==> flow/design.v (excerpt) <==
module solution (
    input clk,
    input rst,
    input row_valid,
    input [281:0] row_data,
    output reg [63:0] splitters_hit,
    output reg done
);
export LEC_CHECK = 0
export ABC_AREA = 1
export CAP_MARGIN = 20
export CORE_ASPECT_RATIO = 1.1
export CORE_MARGIN = 2
export CORE_UTILIZATION = 71
export CTS_CLUSTER_DIAMETER = 78
export CTS_CLUSTER_SIZE = 74
export HOLD_SLACK_MARGIN = 0.22
export MIN_ROUTING_LAYER = met2
export PLACE_DENSITY = 0.8
export SLEW_MARGIN = 20
export TNS_END_PERCENT = 70
create_clock -name core_clock -period 95.0 [get_ports {clk}]
run.sh (not shown) runs the stock make flow with config.mk's settings and CLKGATE_MAP_FILE=.
The first run never finished: it broke off in 5_1_grt (GRT-0232).
Change:
==> flow/config.mk (replaced) <==
export PLATFORM = sky130hd
export DESIGN_NAME = solution
export DESIGN_NICKNAME = solution
export VERILOG_FILES = /design/flow/design.v
export SDC_FILE = /design/flow/constraint.sdc
export NUM_CORES = 4
export LEC_CHECK = 0
export ABC_AREA = 0
export CAP_MARGIN = 20
export CORE_MARGIN = 2
export CORE_UTILIZATION = 58
export CTS_CLUSTER_DIAMETER = 233
export SETUP_SLACK_MARGIN = 5.0
export SLEW_MARGIN = 20
export TNS_END_PERCENT = 5
==> flow/constraint.sdc (replaced) <==
create_clock -name core_clock -period 53.8 [get_ports {clk}]
set_input_delay 10.7600 -clock core_clock [delete_from_list [all_inputs] [get_ports {clk}]]
set_output_delay 10.7600 -clock core_clock [all_outputs]
set_load 0.01 [all_outputs]
The changed run completed and failed the layout checks on setup timing.
Area after synthesis goes up by 2.3%.
Synthesized cell count goes down by 25%.
Die size goes up by 25%.
Change:
--- a/flow/config.mk
+++ b/flow/config.mk
@@ -9,5 +9,8 @@
 export CAP_MARGIN = 20
+export CORE_ASPECT_RATIO = 0.52
 export CORE_MARGIN = 2
-export CORE_UTILIZATION = 58
+export CORE_UTILIZATION = 61
 export CTS_CLUSTER_DIAMETER = 233
+export CTS_CLUSTER_SIZE = 37
+export PLACE_DENSITY_LB_ADDON = 0.13
 export SETUP_SLACK_MARGIN = 5.0
==> flow/constraint.sdc (replaced) <==
create_clock -name core_clock -period 54.4 [get_ports {clk}]
set_input_delay 10.8800 -clock core_clock [delete_from_list [all_inputs] [get_ports {clk}]]
set_output_delay 10.8800 -clock core_clock [all_outputs]
set_load 0.01 [all_outputs]
Result: This time the run never finished: it broke off in 5_1_grt. Die area decreases by 4.7%. Synthesized area stays the same. Synthesized cell count does not change.
Change:
--- a/flow/config.mk
+++ b/flow/config.mk
@@ -9,8 +9,4 @@
 export CAP_MARGIN = 20
-export CORE_ASPECT_RATIO = 0.52
 export CORE_MARGIN = 2
-export CORE_UTILIZATION = 61
-export CTS_CLUSTER_DIAMETER = 233
-export CTS_CLUSTER_SIZE = 37
-export PLACE_DENSITY_LB_ADDON = 0.13
+export CORE_UTILIZATION = 58
 export SETUP_SLACK_MARGIN = 5.0
==> flow/constraint.sdc (replaced) <==
create_clock -name core_clock -period 53.8 [get_ports {clk}]
set_input_delay 10.7600 -clock core_clock [delete_from_list [all_inputs] [get_ports {clk}]]
set_output_delay 10.7600 -clock core_clock [all_outputs]
set_load 0.01 [all_outputs]
The changed run ran to the end with violations: setup timing.
Die area went up by a few percent.
Synthesized cell count does not change.
Synthesized area is unchanged.

========
solution again, from the RTL that the note above started with.
make LEC_CHECK=0 CAP_MARGIN=35 CORE_MARGIN=2 CORE_UTILIZATION=72 MAX_ROUTING_LAYER=met4 SLEW_MARGIN=20 finish   # period 49.8 ns
The first run never finished: it broke off in detailed placement (3_5_place_dp) with DPL-0038.
Rerun with:
--- a/flow/config.mk
+++ b/flow/config.mk
@@ -6,7 +6,6 @@
 export NUM_CORES = 4
 export LEC_CHECK = 0
-export CAP_MARGIN = 35
+export CAP_MARGIN = 20
 export CORE_MARGIN = 2
-export CORE_UTILIZATION = 72
-export MAX_ROUTING_LAYER = met4
+export CORE_UTILIZATION = 17
 export SLEW_MARGIN = 20
==> flow/constraint.sdc (replaced) <==
create_clock -name core_clock -period 96.9 [get_ports {clk}]
set_input_delay 19.3800 -clock core_clock [delete_from_list [all_inputs] [get_ports {clk}]]
set_output_delay 19.3800 -clock core_clock [all_outputs]
set_load 0.01 [all_outputs]
With this change the flow produced a clean layout.
Synthesized area is unchanged.
Synthesized cell count is unchanged.
Die area rose to 4.2 times its value.
Rerun with:
--- a/flow/config.mk
+++ b/flow/config.mk
@@ -6,6 +6,7 @@
 export NUM_CORES = 4
 export LEC_CHECK = 0
-export CAP_MARGIN = 20
+export CAP_MARGIN = 0
 export CORE_MARGIN = 2
-export CORE_UTILIZATION = 17
+export CORE_UTILIZATION = 72
+export MAX_ROUTING_LAYER = met4
 export SLEW_MARGIN = 20
==> flow/constraint.sdc (replaced) <==
create_clock -name core_clock -period 49.8 [get_ports {clk}]
set_input_delay 9.9600 -clock core_clock [delete_from_list [all_inputs] [get_ports {clk}]]
set_output_delay 9.9600 -clock core_clock [all_outputs]
set_load 0.01 [all_outputs]
Effect:
- The changed run never finished: it broke off in detailed placement (3_5_place_dp)
- area after synthesis is unchanged
- die area falls by 76%
- synthesized cell count is unchanged
Rerun with:
--- a/flow/config.mk
+++ b/flow/config.mk
@@ -6,7 +6,10 @@
 export NUM_CORES = 4
 export LEC_CHECK = 0
-export CAP_MARGIN = 0
+export ABC_AREA = 1
+export CAP_MARGIN = 20
 export CORE_MARGIN = 2
-export CORE_UTILIZATION = 72
-export MAX_ROUTING_LAYER = met4
+export CORE_UTILIZATION = 70
+export PLACE_DENSITY = 0.66
+export SETUP_SLACK_MARGIN = 3.12
 export SLEW_MARGIN = 20
+export TNS_END_PERCENT = 5
==> flow/constraint.sdc (replaced) <==
create_clock -name core_clock -period 85.8 [get_ports {clk}]
set_input_delay 17.1600 -clock core_clock [delete_from_list [all_inputs] [get_ports {clk}]]
set_output_delay 17.1600 -clock core_clock [all_outputs]
set_load 0.01 [all_outputs]
- Now the flow completed and failed the layout checks on setup timing
- synthesized area drops by 2.2%
- synthesized cell count climbs by 34%
- die area climbs by 0.58%
Rerun with:
==> flow/config.mk (replaced) <==
export PLATFORM = sky130hd
export DESIGN_NAME = solution
export DESIGN_NICKNAME = solution
export VERILOG_FILES = /design/flow/design.v
export SDC_FILE = /design/flow/constraint.sdc
export NUM_CORES = 4
export LEC_CHECK = 0
export CAP_MARGIN = 20
export CORE_MARGIN = 2
export CORE_UTILIZATION = 40
export SLEW_MARGIN = 20
==> flow/constraint.sdc (replaced) <==
create_clock -name core_clock -period 96.9 [get_ports {clk}]
set_input_delay 19.3800 -clock core_clock [delete_from_list [all_inputs] [get_ports {clk}]]
set_output_delay 19.3800 -clock core_clock [all_outputs]
set_load 0.01 [all_outputs]
Outcome: The new run ran to the end with no violations. Sequential power decreases by about 10%. Routed wire length decreases by 7.5%. Setup slack is better by 12 ns. Synthesized area increases by 2.3%. Synthesized cell count decreases by 25%. Sequential share of layout area decreases by 0.12 points. Global-route usage decreases by 14 points. Die size increases by 78%. Total power decreases by 24%. Combinational power decreases by 27%.
Rerun with:
--- a/flow/config.mk
+++ b/flow/config.mk
@@ -6,6 +6,10 @@
 export NUM_CORES = 4
 export LEC_CHECK = 0
+export ABC_AREA = 1
 export CAP_MARGIN = 20
 export CORE_MARGIN = 2
-export CORE_UTILIZATION = 40
+export CORE_UTILIZATION = 58
+export CTS_CLUSTER_DIAMETER = 247
+export SETUP_SLACK_MARGIN = 2.1
 export SLEW_MARGIN = 20
+export TNS_END_PERCENT = 5
==> flow/constraint.sdc (replaced) <==
create_clock -name core_clock -period 53.8 [get_ports {clk}]
set_input_delay 10.7600 -clock core_clock [delete_from_list [all_inputs] [get_ports {clk}]]
set_output_delay 10.7600 -clock core_clock [all_outputs]
set_load 0.01 [all_outputs]
The new run completed and failed the layout checks on setup timing.
Die size came out lower by 32%.
Global-route usage came out higher by 7.1 points.
Count of clock-buffer cells in the layout came out higher by 4.
No activity file was given, so power comes from the tool's default toggle rates.
